==> flow/design.v (excerpt) <==
module ram_tester
#(
     parameter AXI_ID           = 0
)
(
     input          clk_i
    ,input          rst_i
    ,input          cfg_awvalid_i
    ,input  [31:0]  cfg_awaddr_i
    ,input          cfg_wvalid_i
    ,input  [31:0]  cfg_wdata_i
    ,input  [3:0]   cfg_wstrb_i
    ,input          cfg_bready_i
    ,input          cfg_arvalid_i
    ,input  [31:0]  cfg_araddr_i
    ,input          cfg_rready_i
    ,input          outport_awready_i
    ,input          outport_wready_i
    ,input          outport_bvalid_i
    ,input  [1:0]   outport_bresp_i
    ,input  [3:0]   outport_bid_i
    ,input          outport_arready_i
    ,input          outport_rvalid_i
    ,input  [31:0]  outport_rdata_i
    ,input  [1:0]   outport_rresp_i
    ,input  [3:0]   outport_rid_i
    ,input          outport_rlast_i
    ,output         cfg_awready_o
    ,output         cfg_wready_o
    ,output         cfg_bvalid_o
    ,output [1:0]   cfg_bresp_o
    ,output         cfg_arready_o
    ,output         cfg_rvalid_o
    ,output [31:0]  cfg_rdata_o
    ,output [1:0]   cfg_rresp_o
    ,output         outport_awvalid_o
    ,output [31:0]  outport_awaddr_o
    ,output [3:0]   outport_awid_o
    ,output [7:0]   outport_awlen_o
    ,output [1:0]   outport_awburst_o
    ,output         outport_wvalid_o
    ,output [31:0]  outport_wdata_o
    ,output [3:0]   outport_wstrb_o
    ,output         outport_wlast_o
    ,output         outport_bready_o
    ,output         outport_arvalid_o
    ,output [31:0]  outport_araddr_o
    ,output [3:0]   outport_arid_o
    ,output [7:0]   outport_arlen_o
    ,output [1:0]   outport_arburst_o
    ,output         outport_rready_o
);
reg awvalid_q;
reg wvalid_q;
wire wr_cmd_accepted_w  = (cfg_awvalid_i && cfg_awready_o) || awvalid_q;
wire wr_data_accepted_w = (cfg_wvalid_i  && cfg_wready_o)  || wvalid_q;
always @ (posedge clk_i or posedge rst_i)
if (rst_i)
    awvalid_q <= 1'b0;
else if (cfg_awvalid_i && cfg_awready_o && !wr_data_accepted_w)
    awvalid_q <= 1'b1;
else if (wr_data_accepted_w)
    awvalid_q <= 1'b0;
always @ (posedge clk_i or posedge rst_i)
if (rst_i)
  ...
Size: ~1,000 flip-flops, roughly 330 I/O pins, about 0.047 mm^2 of cells after synthesis.
make LEC_CHECK=0 CAP_MARGIN=20 CELL_PAD_IN_SITES_DETAIL_PLACEMENT=1 CELL_PAD_IN_SITES_GLOBAL_PLACEMENT=1 CORE_ASPECT_RATIO=1.3 CORE_MARGIN=6 CORE_UTILIZATION=37 CTS_CLUSTER_DIAMETER=73 GPL_ROUTABILITY_DRIVEN=0 GPL_TIMING_DRIVEN=1 MAX_ROUTING_LAYER=met5 MIN_ROUTING_LAYER=met1 PLACE_DENSITY=0.42 SLEW_MARGIN=40 TNS_END_PERCENT=20 finish   # period 6.5 ns
run.sh (not shown) runs the stock make flow with config.mk's settings and CLKGATE_MAP_FILE=.
The starting point passed the timing, design-rule and antenna checks.
Change:
Settings changed: CAP_MARGIN 20 to 25, CELL_PAD_IN_SITES_DETAIL_PLACEMENT 1 to not set, CELL_PAD_IN_SITES_GLOBAL_PLACEMENT 1 to not set, CORE_ASPECT_RATIO 1.3 to not set, CORE_MARGIN 6 to 2, CORE_UTILIZATION 37 to 20, CTS_CLUSTER_DIAMETER 73 to not set, GPL_TIMING_DRIVEN 1 to not set, MAX_ROUTING_LAYER met5 to not set, MIN_ROUTING_LAYER met1 to met2, PLACE_DENSITY 0.42 to not set, PLACE_DENSITY_LB_ADDON set to 0.03, SLEW_MARGIN 40 to 20, TNS_END_PERCENT 20 to 15.
Clock period 6.5 ns to 15.2 ns, I/O delays scaled along.
=> Design area came out higher by 0.38%; worst setup slack gains 5.9 ns; power came out lower by 57%; clock-buffer cell count came out higher by 55; non-clock buffer count came out lower by 217; synthesized area does not change; via count came out higher by 31%.
Change:
Settings changed: CAP_MARGIN 25 to 20, CORE_UTILIZATION 20 to 40, CTS_CLUSTER_DIAMETER set to 228, GPL_ROUTABILITY_DRIVEN 0 to not set, GPL_TIMING_DRIVEN set to 0, MAX_ROUTING_LAYER set to met4, MIN_ROUTING_LAYER met2 to not set, PLACE_DENSITY_LB_ADDON 0.03 to not set, SETUP_SLACK_MARGIN set to 2.12, TNS_END_PERCENT 15 to not set.
Clock period 15.2 ns to 10.0 ns, I/O delays scaled along.
Result:
- The changed run went through all stages and came out clean
- count of clock-buffer cells in the layout is lower by 57
- die size decreases by 50%
- core utilization went up by 23 points
- power is higher by 40%
- final area went down by 3.1%
- final cell count shrinks by 19%
Change:
Settings changed: ABC_AREA set to 1, CORE_UTILIZATION 40 to 68, CTS_CLUSTER_DIAMETER 228 to not set, GPL_TIMING_DRIVEN 0 to not set, MAX_ROUTING_LAYER met4 to not set, SETUP_SLACK_MARGIN 2.12 to not set, TNS_END_PERCENT set to 15.
Clock period 10.0 ns to 8.32 ns, I/O delays scaled along.
Wire length goes down by about 7%.
Die size goes down by 39%.
Synthesized area goes up by about 3.6%.
Worst setup slack loses 1.5 ns.
Worst hold slack gains 0.0043 ns.
Clock skew goes down by 0.013 ns.
Power goes up by 5.2%.
Change:
Settings changed: CORE_ASPECT_RATIO set to 1.33, CORE_UTILIZATION 68 to 72, CTS_CLUSTER_DIAMETER set to 385, CTS_CLUSTER_SIZE set to 100, SETUP_SLACK_MARGIN set to 0.62, TNS_END_PERCENT 15 to 10.
Clock period 8.32 ns to 3.59 ns, I/O delays scaled along.
Result:
- The changed run never finished: it broke off in global routing (5_1_grt)
- die area decreases by 5.4%
- synthesized cell count is unchanged
- area after synthesis is unchanged
Change:
Settings changed: ABC_AREA 1 to not set, CORE_ASPECT_RATIO 1.33 to not set, CORE_UTILIZATION 72 to 57, CTS_CLUSTER_DIAMETER 385 to not set, CTS_CLUSTER_SIZE 100 to not set, SETUP_SLACK_MARGIN 0.62 to not set, TNS_END_PERCENT 10 to not set.
Clock period 3.59 ns to 5.32 ns, I/O delays scaled along.
Result: The new run finished but failed the layout checks on setup timing; die area goes up by 21%; synthesized cell count falls by about 20%; synthesized area shrinks by 3.5%.


## red
Starting RTL as in the previous note.
Settings: LEC_CHECK=0, CAP_MARGIN=35, CORE_MARGIN=2, CORE_UTILIZATION=40, GPL_TIMING_DRIVEN=0, SETUP_SLACK_MARGIN=2.12, SLEW_MARGIN=20; clock period 10.0 ns.
For blue, these inputs were changed with respect to red:
Settings: a change of CAP_MARGIN from 35 to 20; a change of SETUP_SLACK_MARGIN from 2.12 to 0.83; a deleted GPL_TIMING_DRIVEN that had been 0; a change of CORE_UTILIZATION from 40 to 72; an added PLACE_DENSITY of 0.65; a change of the clock period (ns, I/O delays scaled along) from 10.0 to 5.85.
The fraction of cell area in non-clock buffers of blue exceeds that of red by 0.78 points. As far as share of cell area taken by muxes after synthesis goes, red and blue are indistinguishable; the numbers are identical. Taking red as the reference, in blue worst hold slack climbed 14 ps, critical path's largest stage delay went down by 50 ps, wire length of the first global-routing pass dropped 2.2%, core utilization at floorplan rose 33 points. The layout from blue, despite a flow that completed every stage, fails the layout checks, with the failing checks listed as negative setup slack. [blue vs red] core utilization: higher in blue. Largest net degree at the start of global routing came out higher on blue than on red. From blue to red, synthesized cell count did not move at all. blue vs red: clock skew down in blue.
Inputs modified between blue and green:
Settings: CAP_MARGIN: 20 -> 10; SETUP_SLACK_MARGIN: 0.83 -> 1.22; CTS_CLUSTER_DIAMETER: unset -> 357; CTS_CLUSTER_SIZE: unset -> 31; the clock period (ns, I/O delays scaled along): 5.85 -> 4.98.
Findings:
For green, the flow was terminated by a tool error in 5_1_grt and produced no final design.
[compare] base=blue new=green: routability congestion estimate from global placement went down by about 1.3%, final HPWL from detailed placement climbed 3.8%.
green and blue ended up with roughly the same number of buffers added to fix hold violations after cts.
green vs. blue: post-cts sizing count increased by 451 relative to the old numbers, cell count after placement +45, CTS buffer count decreased 61%, adder and majority cell fraction of the synthesized area did not really move.
On number of setup buffers added after CTS: between blue and green, it ends up lower for blue.
## Diff of input files: orange against green
Settings: CTS_CLUSTER_DIAMETER removed (was 357); ABC_AREA newly set to 1; CORE_ASPECT_RATIO newly set to 1.34; SETUP_SLACK_MARGIN changed from 1.22 to 0.5; CAP_MARGIN changed from 10 to 20; CTS_CLUSTER_SIZE changed from 31 to 88; PLACE_DENSITY changed from 0.65 to 0.39; TNS_END_PERCENT newly set to 15; the clock period (ns, I/O delays scaled along) changed from 4.98 to 8.32.
Results
- orange did not stop at any stage, and its layout met the timing, design-rule and antenna checks.
- Side by side, fraction of the mapped netlist area in simple logic gates turned out higher in orange than in green.
- Lower full die area goes to green over orange.
- Going from green to orange, the post-synthesis area per instance was found to have gone down by 2.0 um2.
- Per the comparison of orange with green, chip area in the Yosys report +3.6%; post-synth tally of flip-flops with integrated enable held steady.


Setup of run 1:
Starting RTL as in the previous note.
==> flow/design.v (excerpt) <==
module ram_tester
#(
     parameter AXI_ID           = 0
)
(
     input          clk_i
    ,input          rst_i
    ,input          cfg_awvalid_i
    ,input  [31:0]  cfg_awaddr_i
    ,input          cfg_wvalid_i
    ,input  [31:0]  cfg_wdata_i
    ,input  [3:0]   cfg_wstrb_i
    ,input          cfg_bready_i
    ,input          cfg_arvalid_i
    ,input  [31:0]  cfg_araddr_i
    ,input          cfg_rready_i
    ,input          outport_awready_i
    ,input          outport_wready_i
    ,input          outport_bvalid_i
    ,input  [1:0]   outport_bresp_i
    ,input  [3:0]   outport_bid_i
    ,input          outport_arready_i
    ,input          outport_rvalid_i
    ,input  [31:0]  outport_rdata_i
    ,input  [1:0]   outport_rresp_i
    ,input  [3:0]   outport_rid_i
    ,input          outport_rlast_i
    ,output         cfg_awready_o
    ,output         cfg_wready_o
    ,output         cfg_bvalid_o
    ,output [1:0]   cfg_bresp_o
    ,output         cfg_arready_o
    ,output         cfg_rvalid_o
    ,output [31:0]  cfg_rdata_o
    ,output [1:0]   cfg_rresp_o
    ,output         outport_awvalid_o
    ,output [31:0]  outport_awaddr_o
    ,output [3:0]   outport_awid_o
    ,output [7:0]   outport_awlen_o
    ,output [1:0]   outport_awburst_o
    ,output         outport_wvalid_o
    ,output [31:0]  outport_wdata_o
    ,output [3:0]   outport_wstrb_o
    ,output         outport_wlast_o
    ,output         outport_bready_o
    ,output         outport_arvalid_o
    ,output [31:0]  outport_araddr_o
    ,output [3:0]   outport_arid_o
    ,output [7:0]   outport_arlen_o
    ,output [1:0]   outport_arburst_o
    ,output         outport_rready_o
);
reg awvalid_q;
reg wvalid_q;
wire wr_cmd_accepted_w  = (cfg_awvalid_i && cfg_awready_o) || awvalid_q;
wire wr_data_accepted_w = (cfg_wvalid_i  && cfg_wready_o)  || wvalid_q;
always @ (posedge clk_i or posedge rst_i)
if (rst_i)
    awvalid_q <= 1'b0;
else if (cfg_awvalid_i && cfg_awready_o && !wr_data_accepted_w)
    awvalid_q <= 1'b1;
else if (wr_data_accepted_w)
    awvalid_q <= 1'b0;
always @ (posedge clk_i or posedge rst_i)
if (rst_i)
    wvalid_q <= 1'b0;
else if (cfg_wvalid_i && cfg_wready_o && !wr_cmd_accepted_w)
    wvalid_q <= 1'b1;
else if (wr_cmd_accepted_w)
    wvalid_q <= 1'b0;
reg [7:0] wr_addr_q;
  ...
export LEC_CHECK = 0
export ABC_AREA = 1
export CAP_MARGIN = 5
export CORE_MARGIN = 2
export CORE_UTILIZATION = 72
export CTS_CLUSTER_SIZE = 41
export PLACE_DENSITY = 0.65
export SETUP_SLACK_MARGIN = -0.38
export SLEW_MARGIN = 20
create_clock -name core_clock -period 5.27 [get_ports {clk_i}]
Run 1 finished all stages; however, its layout fails the closing checks, the failures being negative setup slack.
What run 2 does differently from run 1 at the input level:
- removing ABC_AREA (formerly 1)
- removing PLACE_DENSITY (formerly 0.65)
- removing SETUP_SLACK_MARGIN (formerly -0.38)
- removing CTS_CLUSTER_SIZE (formerly 41)
- changing CORE_UTILIZATION from 72 to 40
- changing CAP_MARGIN from 5 to 20
- changing the clock period (ns, I/O delays scaled along) from 5.27 to 6.26
Notes after the runs:
Delta (run 2 minus run 1): post-layout period usage of the worst path fell by 7.0 points; routed wire length fell by 8.2%; net switching power figure fell by 8.0%; sequential share of layout area stayed essentially flat. From the logs: run 2 reached the end of the flow and failed the layout checks with negative setup slack. For via count, dividing the value from run 1 by the value from run 2 gives 1.20. Going from run 1 to run 2, worst slack on hold paths saw an increase, setup slack rose by 370 ps. In the flow results for run 2 and run 1, the area after synthesis is smaller on run 2. Run 1 has a higher final weighted congestion of routability-driven global placement than run 2.
Edits applied to the flow inputs when going from run 2 to run 3:
- setting CORE_ASPECT_RATIO to 1.33 for the first time
- setting ABC_AREA to 1 for the first time
- changing CORE_UTILIZATION from 40 to 72
- setting PLACE_DENSITY to 0.36 for the first time
- setting CTS_CLUSTER_DIAMETER to 385 for the first time
- setting CTS_CLUSTER_SIZE to 100 for the first time
- changing the clock period (ns, I/O delays scaled along) from 6.26 to 3.59
Summary of run 3 over run 2: worst slack at placement -1890 ps; sum of net half-perimeters after detailed placement went up.
On run 3: number of standard-cell rows in the floorplan is about 13% lower than what run 2 gave.
Measured against each other, run 2 and run 3 differ in area fraction in compound gates, the higher figure coming from run 2.
On synthesized area divided by synthesized cell count, the lower figure sits with run 3, not run 2.
In run 3 the register share after synthesis turned out 2.1 points lower than in run 2.
Diff run 2 and run 3: number of resized instances in the post-cts repair step higher in run 3
The area reported by Yosys stat in run 3 sits 1700 µm² above the value recorded for run 2.
Of the runs run 2 and run 3, none of them finished clean.
Although it ran to completion, run 2 produced a layout that fails the final checks because of negative setup slack.
The flow ended early for run 3: it failed with a tool error in global routing.
Inputs modified between run 3 and run 4:
- a deleted CTS_CLUSTER_SIZE that had been 100
- a deleted CORE_ASPECT_RATIO that had been 1.33
- a deleted ABC_AREA that had been 1
- a deleted PLACE_DENSITY that had been 0.36
- a deleted CTS_CLUSTER_DIAMETER that had been 385
- an added SETUP_SLACK_MARGIN of 0.8
- a change of CORE_UTILIZATION from 72 to 40
- a change of the clock period (ns, I/O delays scaled along) from 3.59 to 8.96
Results
- Taking run 4 over run 3, the number of placement rows ratio works out to 1.15.
- Per the comparison of run 4 with run 3, initial core utilization fell by 32 points, cell area after synthesis went down.
- On core area, the lower figure sits with run 3, not run 4.
- Die boundary width: run 4 vs run 3 up about 50%
- Note that the number of standard cells reported by yosys recorded for run 4 amounts to 0.80 times the value seen in run 3.
- Run 4: PASS, flow complete, no timing, DRC or antenna violations
- Across both runs, area share of and/or/nand/nor cells after synthesis was lower for run 4 than for run 3.
- Taking run 4 as 1.0, run 3 lands at 1.14 on number of cells after detailed placement.
- Higher yosys synthesis chip area among run 4 and run 3: run 3
- Against run 3 as the reference, run 4 delivers a lower estimated wirelength of the detail-placed design.
Inputs modified between run 4 and run 5:
- SETUP_SLACK_MARGIN no longer set, was 0.8
- CTS_CLUSTER_DIAMETER now 38, previously not set
- CTS_CLUSTER_SIZE now 31, previously not set
- CORE_UTILIZATION now 71, was 40
- the clock period (ns, I/O delays scaled along) now 8.86, was 8.96
Run 5 vs run 4: post-route total power up in run 5. Die width of run 5 falls short of that of run 4 by more than 10%. Comparing run 4 against run 5, there is no change at all in post-cts sizing count. Re post-layout utilization of the core: run 5 is 37 points up on run 4. Going from run 4 to run 5, the combinational share of power was found to have gone down by 2.2 points. Setup slack came out lower on run 5 than on run 4. The number of nets at the end of the flow in run 5 sits about 0.4% above the value recorded for run 4. Clock skew was higher in the run labelled run 4. Per the comparison of run 5 with run 4, maximum vdd drop has increased; clock network fraction of total power moved up.
Power is estimated from default activity; no workload was simulated.
